==> inputs of build 81 <==
## topmodule
module topmodule (
    input clk,
    input en,reset,
    output [31:0] imem_addr,
    input  [31:0] imem_rdata,
    output [31:0] dmem_addr,
    output [31:0] dmem_wdata,
    output dmem_we,
    input  [31:0] dmem_rdata,
    output halted
);
==> flow/config.mk <==
export PLATFORM = sky130hd
export DESIGN_NAME = topmodule
export DESIGN_NICKNAME = topmodule
export VERILOG_FILES = /design/flow/design.v
export SDC_FILE = /design/flow/constraint.sdc
export NUM_CORES = 4
export LEC_CHECK = 0
export ABC_AREA = 1
export CAP_MARGIN = 20
export CORE_ASPECT_RATIO = 0.5
export CORE_MARGIN = 2
export CORE_UTILIZATION = 72
export CTS_CLUSTER_DIAMETER = 376
export CTS_CLUSTER_SIZE = 94
export PLACE_DENSITY = 0.4
export SLEW_MARGIN = 20
==> flow/constraint.sdc <==
create_clock -name core_clock -period 2.59 [get_ports {clk}]
set_input_delay 0.5180 -clock core_clock [delete_from_list [all_inputs] [get_ports {clk}]]
set_output_delay 0.5180 -clock core_clock [all_outputs]
set_load 0.01 [all_outputs]
run.sh (not shown) runs the stock make flow with config.mk's settings and CLKGATE_MAP_FILE=.
==> build 5: changes against build 81 <==
Settings changed: ABC_AREA 1 to default, CORE_ASPECT_RATIO 0.5 to default, CORE_UTILIZATION 72 to 68, CTS_CLUSTER_DIAMETER 376 to default, CTS_CLUSTER_SIZE 94 to 50, HOLD_SLACK_MARGIN from default to -0.09, PLACE_DENSITY 0.4 to default, TNS_END_PERCENT from default to 5.
==> flow/constraint.sdc (replaced) <==
create_clock -name core_clock -period 4.72 [get_ports {clk}]
set_input_delay 0.9440 -clock core_clock [delete_from_list [all_inputs] [get_ports {clk}]]
set_output_delay 0.9440 -clock core_clock [all_outputs]
set_load 0.01 [all_outputs]
==> build 72: changes against build 81 <==
Settings changed: ABC_AREA 1 to default, CORE_ASPECT_RATIO 0.5 to default, CORE_UTILIZATION 72 to 58, CTS_CLUSTER_DIAMETER 376 to default, CTS_CLUSTER_SIZE 94 to default, PLACE_DENSITY 0.4 to default.
==> flow/constraint.sdc (replaced) <==
create_clock -name core_clock -period 2.94 [get_ports {clk}]
set_input_delay 0.5880 -clock core_clock [delete_from_list [all_inputs] [get_ports {clk}]]
set_output_delay 0.5880 -clock core_clock [all_outputs]
set_load 0.01 [all_outputs]
==> trial 21: changes against build 81 <==
Settings changed: ABC_AREA 1 to default, CORE_ASPECT_RATIO 0.5 to default, CORE_UTILIZATION 72 to 70, CTS_CLUSTER_DIAMETER 376 to default, CTS_CLUSTER_SIZE 94 to 43, PLACE_DENSITY 0.4 to default, PLACE_DENSITY_LB_ADDON from default to 0.0, SETUP_SLACK_MARGIN from default to 0.31.
==> flow/constraint.sdc (replaced) <==
create_clock -name core_clock -period 1.06 [get_ports {clk}]
set_input_delay 0.2120 -clock core_clock [delete_from_list [all_inputs] [get_ports {clk}]]
set_output_delay 0.2120 -clock core_clock [all_outputs]
set_load 0.01 [all_outputs]
==> comparison <==
Build 81 ended with an error in global routing with ODB-0269. Build 72 completed and failed the layout checks on negative setup slack. Trial 21 never finished: it broke off in clock tree synthesis on DPL-0038. Build 5 finished but failed the layout checks on negative setup slack.
Of build 72 and build 5, build 72 has the higher non-clock buffer count (gap 634).
Between build 5 and build 72, the lower cell count is in build 5 (gap about 11%, measured against build 72).
Worst hold slack: build 72 is lower than build 5 (0.16 ns).
Against build 5, the clock power of build 72 is larger by about 60%.
Against build 5, the sequential power of build 72 is larger by about 60%.
In build 5 the via count is lower than in build 72, by 2.5%.
In build 5 the sequential share of layout area is higher than in build 72, by 5.1 points.

---

==> run a: inputs <==
topmodule again, from the RTL that the note above started with.
## topmodule
module topmodule (
    input clk,
    input en,reset,
    output [31:0] imem_addr,
    input  [31:0] imem_rdata,
    output [31:0] dmem_addr,
    output [31:0] dmem_wdata,
    output dmem_we,
    input  [31:0] dmem_rdata,
    output halted
);
    wire pcre,pcwe,npcre,npcwe,regbwe,regbre1,regbre2,sgen,alumux1sel,alumux2sel,aluoutre,aluoutwe,Are,Awe,Bre,Bwe,dmemwe,lmdre,lmdwe,reginmuxsel,irwe,swap,select;
    wire [1:0] immmuxsel,incdec;
    wire [3:0] alusel;
    wire [2:0] cond;
    wire [31:0] ir;
    controlunit cu(clk,en,reset,ir,pcre,pcwe,npcre,npcwe,regbwe,regbre1,regbre2,sgen,alumux1sel,alumux2sel,aluoutre,aluoutwe,Are,Awe,Bre,Bwe,dmemwe,lmdre,lmdwe,reginmuxsel,irwe,immmuxsel,alusel,cond,incdec,swap,select,halted);
    datapath dp(clk,reset,pcre,pcwe,npcre,npcwe,regbwe,regbre1,regbre2,sgen,alumux1sel,alumux2sel,aluoutre,aluoutwe,Are,Awe,Bre,Bwe,dmemwe,lmdre,lmdwe,reginmuxsel,irwe,immmuxsel,cond,alusel,ir,incdec,swap,select,
                imem_addr,imem_rdata,dmem_addr,dmem_wdata,dmem_we,dmem_rdata);
endmodule
Settings: LEC_CHECK=0, CAP_MARGIN=5, CORE_MARGIN=2, CORE_UTILIZATION=68, CTS_CLUSTER_SIZE=43, MAX_ROUTING_LAYER=met4, PLACE_DENSITY=0.6, SLEW_MARGIN=20; clock period 4.5 ns.
==> run b: changes against run a <==
CAP_MARGIN = 20   (was 5)
CELL_PAD_IN_SITES_DETAIL_PLACEMENT = 0   (was not set)
CELL_PAD_IN_SITES_GLOBAL_PLACEMENT = 0   (was not set)
CORE_MARGIN = 10   (was 2)
CORE_UTILIZATION = 59   (was 68)
CTS_CLUSTER_SIZE = not set   (was 43)
GPL_TIMING_DRIVEN = 1   (was not set)
MAX_ROUTING_LAYER = not set   (was met4)
MIN_ROUTING_LAYER = met2   (was not set)
PLACE_DENSITY = 0.91   (was 0.6)
SETUP_SLACK_MARGIN = 0.85   (was not set)
SLEW_MARGIN = 30   (was 20)
==> flow/constraint.sdc (replaced) <==
create_clock -name core_clock -period 4.47 [get_ports {clk}]
set_input_delay 0.8940 -clock core_clock [delete_from_list [all_inputs] [get_ports {clk}]]
set_output_delay 0.8940 -clock core_clock [all_outputs]
set_load 0.01 [all_outputs]
==> run c: changes against run a <==
CAP_MARGIN = 20   (was 5)
CORE_UTILIZATION = 57   (was 68)
CTS_CLUSTER_SIZE = 57   (was 43)
MAX_ROUTING_LAYER = not set   (was met4)
==> flow/constraint.sdc (replaced) <==
create_clock -name core_clock -period 3.07 [get_ports {clk}]
set_input_delay 0.6140 -clock core_clock [delete_from_list [all_inputs] [get_ports {clk}]]
set_output_delay 0.6140 -clock core_clock [all_outputs]
set_load 0.01 [all_outputs]
==> results <==
Run c completed, yet does not pass: negative setup slack. Run b ended with an error in global routing on GRT-0232. Run a reached the layout checks and failed them: negative setup slack. Area after synthesis is the same in run b and run c. In flip-flop count, run c and run a do not differ. Between run c and run a, the lower hold slack is in run c (gap 96 ps). In run c the non-clock buffer count is higher than in run a, by 488.
No activity file was given, so power comes from the tool's default toggle rates.
